==> run F <==
==> flow/design.v <==
module my_fifo #(
                   parameter DATA_W           = 128      ,         
                   parameter DEPTH            = 16     ,         
                   parameter UPP_TH           = 4      ,         
                   parameter LOW_TH           = 2                
                )
                (
                   input                   clk         ,         
                   input                   rstn        ,         
                   input                   i_wren      ,         
                   input  [DATA_W - 1 : 0] i_wrdata    ,         
                   output                  o_alm_full  ,         
                   output                  o_full      ,         
                   input                   i_rden      ,         
                   output [DATA_W - 1 : 0] o_rddata    ,         
                   output                  o_alm_empty ,         
                   output                  o_empty               
                );
logic [DATA_W - 1        : 0] data_rg [DEPTH] ;         
logic [$clog2(DEPTH) - 1 : 0] wrptr_rg        ;         
logic [$clog2(DEPTH) - 1 : 0] rdptr_rg        ;         
logic [$clog2(DEPTH)     : 0] dcount_rg       ;         
logic                         wren_s          ;         
logic                         rden_s          ;         
logic                         full_s          ;         
logic                         empty_s         ;         
always @ (posedge clk) begin
   if (!rstn) begin      
      for (int i = 0; i < DEPTH; i++) begin
         data_rg[i] <= '0 ;
      end
      wrptr_rg  <= 0              ;
      rdptr_rg  <= 0              ;      
      dcount_rg <= 0              ;
   end
   else begin   
      if (wren_s) begin                          
         data_rg [wrptr_rg] <= i_wrdata ;         
         if (wrptr_rg == DEPTH - 1) begin
            wrptr_rg <= 0               ;         
         end
         else begin
            wrptr_rg <= wrptr_rg + 1    ;         
         end
      end
      if (rden_s) begin         
         if (rdptr_rg == DEPTH - 1) begin
            rdptr_rg <= 0               ;         
         end
         else begin
            rdptr_rg <= rdptr_rg + 1    ;         
         end
      end
      if (wren_s && !rden_s) begin                
         dcount_rg <= dcount_rg + 1 ;
      end                    
      else if (!wren_s && rden_s) begin           
         dcount_rg <= dcount_rg - 1 ;         
      end
   end
end
assign full_s      = (dcount_rg == DEPTH) ? 1'b1 : 0                ; 
assign empty_s     = (dcount_rg == 0    ) ? 1'b1 : 0                ;
assign wren_s      = i_wren & !full_s                               ;  
assign rden_s      = i_rden & !empty_s                              ;
assign o_full      = full_s                          ;
assign o_empty     = empty_s                                        ;
assign o_alm_full  = ((dcount_rg > UPP_TH) ? 1'b1 : 0)              ;
assign o_alm_empty = (dcount_rg < LOW_TH) ? 1'b1 : 0                ;  
assign o_rddata    = data_rg [rdptr_rg]                             ;   
endmodule
==> flow/run.sh <==
#!/bin/bash
# the make line also repeats each setting of config.mk as NAME=value (left out here)
make -C /OpenROAD-flow-scripts/flow DESIGN_CONFIG=/design/flow/config.mk WORK_HOME=/design/flow/orfs CLKGATE_MAP_FILE= finish
==> flow/config.mk <==
export PLATFORM = sky130hd
export DESIGN_NAME = my_fifo
export DESIGN_NICKNAME = my_fifo
export VERILOG_FILES = /design/flow/design.v
export SDC_FILE = /design/flow/constraint.sdc
export NUM_CORES = 4
export LEC_CHECK = 0
export CAP_MARGIN = 25
export CELL_PAD_IN_SITES_DETAIL_PLACEMENT = 1
export CORE_ASPECT_RATIO = 1.28
export CORE_MARGIN = 2
export CORE_UTILIZATION = 45
export HOLD_SLACK_MARGIN = -0.09
export MAX_ROUTING_LAYER = met4
export PLACE_DENSITY_LB_ADDON = 0.04
export SLEW_MARGIN = 20
==> flow/constraint.sdc <==
create_clock -name core_clock -period 3.72 [get_ports {clk}]
set_input_delay 0.7440 -clock core_clock [delete_from_list [all_inputs] [get_ports {clk}]]
set_output_delay 0.7440 -clock core_clock [all_outputs]
set_load 0.01 [all_outputs]
==> inputs of run R, as changes to run F <==
- CAP_MARGIN: 25 -> 20
- CELL_PAD_IN_SITES_DETAIL_PLACEMENT: 1 -> default
- CORE_ASPECT_RATIO: 1.28 -> default
- CORE_UTILIZATION: 45 -> 71
- HOLD_SLACK_MARGIN: -0.09 -> default
- MAX_ROUTING_LAYER: met4 -> default
- PLACE_DENSITY: default -> 0.6
- PLACE_DENSITY_LB_ADDON: 0.04 -> default
==> flow/constraint.sdc (replaced) <==
create_clock -name core_clock -period 2.1 [get_ports {clk}]
set_input_delay 0.4200 -clock core_clock [delete_from_list [all_inputs] [get_ports {clk}]]
set_output_delay 0.4200 -clock core_clock [all_outputs]
set_load 0.01 [all_outputs]
==> inputs of run B, as changes to run F <==
- CAP_MARGIN: 25 -> 20
- CELL_PAD_IN_SITES_DETAIL_PLACEMENT: 1 -> default
- CORE_ASPECT_RATIO: 1.28 -> default
- CORE_UTILIZATION: 45 -> 70
- CTS_CLUSTER_SIZE: default -> 25
- HOLD_SLACK_MARGIN: -0.09 -> default
- MAX_ROUTING_LAYER: met4 -> default
- PLACE_DENSITY_LB_ADDON: 0.04 -> default
==> flow/constraint.sdc (replaced) <==
create_clock -name core_clock -period 2.47 [get_ports {clk}]
set_input_delay 0.4940 -clock core_clock [delete_from_list [all_inputs] [get_ports {clk}]]
set_output_delay 0.4940 -clock core_clock [all_outputs]
set_load 0.01 [all_outputs]
==> qor.txt <==
outcome = complete, but fails checks
met3 usage = 8.185%
Final Setup Violations = 131
final worst slack = -0.9852 ns
SO Faults = negative setup slack
the above is filed under run B

==> qor.txt <==
met3 usage = 8.634%
outcome = complete, but fails checks
final worst slack = -1.348 ns
SO Faults = negative setup slack
clock root cell = clkbuf_16
vias = 56998
count leader, synth = and2_1
Final Setup Violations = 4230
Yosys Instances = 5677
the above is filed under run R

==> qor.txt <==
outcome = complete, but fails checks
SO Faults = negative setup slack
CP Class = flop to output pin
met3 usage = 4.528%
final worst slack = -0.03658 ns
Final Setup Violations = 6
the above is filed under run F


---

==> build 69: inputs <==
// my_fifo: RTL as listed in full above, without the edits since
Settings: LEC_CHECK=0, ABC_AREA=0, CAP_MARGIN=20, CELL_PAD_IN_SITES_GLOBAL_PLACEMENT=2, CORE_MARGIN=6, CORE_UTILIZATION=42, CTS_CLUSTER_DIAMETER=32, MIN_ROUTING_LAYER=met2, PLACE_DENSITY_LB_ADDON=0.18, SETUP_SLACK_MARGIN=0.49, SLEW_MARGIN=20; clock period 2.57 ns.
run.sh (not shown) runs the stock make flow with config.mk's settings and CLKGATE_MAP_FILE=.
==> build 91 (differences from build 69) <==
ABC_AREA = default   (was 0)
CELL_PAD_IN_SITES_GLOBAL_PLACEMENT = default   (was 2)
CORE_MARGIN = 2   (was 6)
CORE_UTILIZATION = 47   (was 42)
CTS_CLUSTER_DIAMETER = default   (was 32)
MIN_ROUTING_LAYER = default   (was met2)
PLACE_DENSITY = 0.6   (was default)
PLACE_DENSITY_LB_ADDON = default   (was 0.18)
SETUP_SLACK_MARGIN = default   (was 0.49)
==> flow/constraint.sdc (replaced) <==
create_clock -name core_clock -period 4.44 [get_ports {clk}]
set_input_delay 0.8880 -clock core_clock [delete_from_list [all_inputs] [get_ports {clk}]]
set_output_delay 0.8880 -clock core_clock [all_outputs]
set_load 0.01 [all_outputs]
==> results <==
| quantity | build 69 | build 91 |
|---|---|---|
| Result of the run | finished with violations | no timing/DRC/antenna violations |
| Reasons for failing layout checks | setup timing | - |
| Met2 Use GR | 0.438 | 0.461 |
| Multi-input gate area | 0.0296 sq mm | 0.0278 sq mm |
| Crit-path max FO | 5 | 27 |
| Total of endpoints with negative setup slack in the final report | 209 | 0 |
| Slack of the worst reg-to-reg path | -0.08 ns | 0.66 ns |
| Group with the largest share of power | clock | sequential cells |
| RSZ-0062 raised after global routing | yes | no |
| Placement Cell Area | 0.104 sq mm | 0.0979 sq mm |
| Switching part of the total | 0.253 | 0.259 |
| Post-layout instance count excluding filler cells | 9958 | 8532 |
| Reg clk slew, reported paths | 0.05 ns | 0.06 ns |
| Worst stage delay on the critical path | 0.50 ns | 0.56 ns |
| Signed area change from the synthesized netlist to the final layout | 35.4% | 13.7% |
| Global routing usage summed across all routing layers | 0.367 | 0.271 |
| Count of tool warnings | 34 | 79 |
| Endpoint required time on the critical path | 2.06 ns | 3.55 ns |
| Number of cell rows | 171 | 162 |
| Aggregate routed wire length | 304000 um | 268000 um |
| Power per standard cell area | 965 mW/mm^2 | 460 mW/mm^2 |
| Clock share of power | 0.491 | 0.351 |
| Internal portion of total power | 89.8 mW | 35.7 mW |
| Arrival time of the worst setup path | 3.22 ns | 3.45 ns |
| Total die size | 0.230 sq mm | 0.199 sq mm |
| Share of the core filled with cells | 0.573 | 0.537 |
| Static leakage | 46.6 nW | 37.1 nW |
| Fill cells | 16600 | 15500 |

---

==> job 7875: inputs <==
RTL: the design.v shown in full above, as it stands there.
export LEC_CHECK = 0
export CAP_MARGIN = 15
export CELL_PAD_IN_SITES_DETAIL_PLACEMENT = 2
export CORE_ASPECT_RATIO = 1.57
export CORE_MARGIN = 8
export CORE_UTILIZATION = 40
export CTS_CLUSTER_DIAMETER = 22
export CTS_CLUSTER_SIZE = 90
export GPL_ROUTABILITY_DRIVEN = 1
export HOLD_SLACK_MARGIN = 0.15
export MAX_ROUTING_LAYER = met4
export MIN_ROUTING_LAYER = met2
export PLACE_DENSITY_LB_ADDON = 0.23
export SLEW_MARGIN = 35
create_clock -name core_clock -period 5.82 [get_ports {clk}]
==> job 4142: changes against job 7875 <==
Settings changed: CAP_MARGIN 15 to 0, CELL_PAD_IN_SITES_DETAIL_PLACEMENT 2 to 0, CORE_ASPECT_RATIO 1.57 to 1.0, CORE_MARGIN 8 to 2, CORE_UTILIZATION 40 to 72, CTS_CLUSTER_DIAMETER 22 to unset, CTS_CLUSTER_SIZE 90 to 13, HOLD_SLACK_MARGIN 0.15 to unset, MAX_ROUTING_LAYER met4 to unset, MIN_ROUTING_LAYER met2 to unset, PLACE_DENSITY_LB_ADDON 0.23 to 0.3, SETUP_SLACK_MARGIN set to 0.4, SLEW_MARGIN 35 to 20.
==> flow/constraint.sdc (replaced) <==
create_clock -name core_clock -period 2.05 [get_ports {clk}]
set_input_delay 0.4100 -clock core_clock [delete_from_list [all_inputs] [get_ports {clk}]]
set_output_delay 0.4100 -clock core_clock [all_outputs]
set_load 0.01 [all_outputs]
==> notes <==
Job 4142 ended with an error in global routing, error ODB-0269. Job 7875 ran to the end with violations: setup timing.
Synthesized area is the same in job 7875 and job 4142.
Synthesized cell count is the same in job 7875 and job 4142.
In job 4142 the die area is smaller than in job 7875, by about 47%.
==> figures <==
quantity                                                               job 4142                    job 7875
Run status                                               stopped before the end    finished with violations
Failing step                                                     global routing                           -
Violated checks                                                               -                setup timing
Floorplan Utilization                                                     0.723                       0.402
Core ar.                                                             127000 um2                  229000 um2
Die height                                                               361 um                      617 um
Number of gates resized after CTS                                          1105                           0
Post-placement cell area                                             103000 um2                   98200 um2
Post-synth area from yosys stat                                       92000 um2                   92000 um2
Number of nets at floorplan                                                5819                        5819
Num CTS Buffers                                                             198                         542
Maximum buffer depth of the clock tree                                        3                           4
Die outline width                                                        361 um                      399 um
Number of placement rows                                                    131                         220
Worst slack at placement                                                -829 ps                     1290 ps
Area of the die                                                      131000 um2                  246000 um2
Number of sinks on the clock net                                           2065                        2065
CTS H-tree depth                                                              4                           6
Post-detailed-placement half-perimeter wirelength                     169000 um                   170000 um
Routability Congestion                                                    0.860                       0.732
Yosys cell count                                                           5677                        5677
Placed Instances                                                           7672                        8542
Adder share                                                             0.00144                     0.00144
Buffers inserted during post-CTS setup optimization                         149                           0
Root Buffer                                          sky130_fd_sc_hd__clkbuf_16  sky130_fd_sc_hd__clkbuf_16
No activity file was given, so power comes from the tool's default toggle rates.
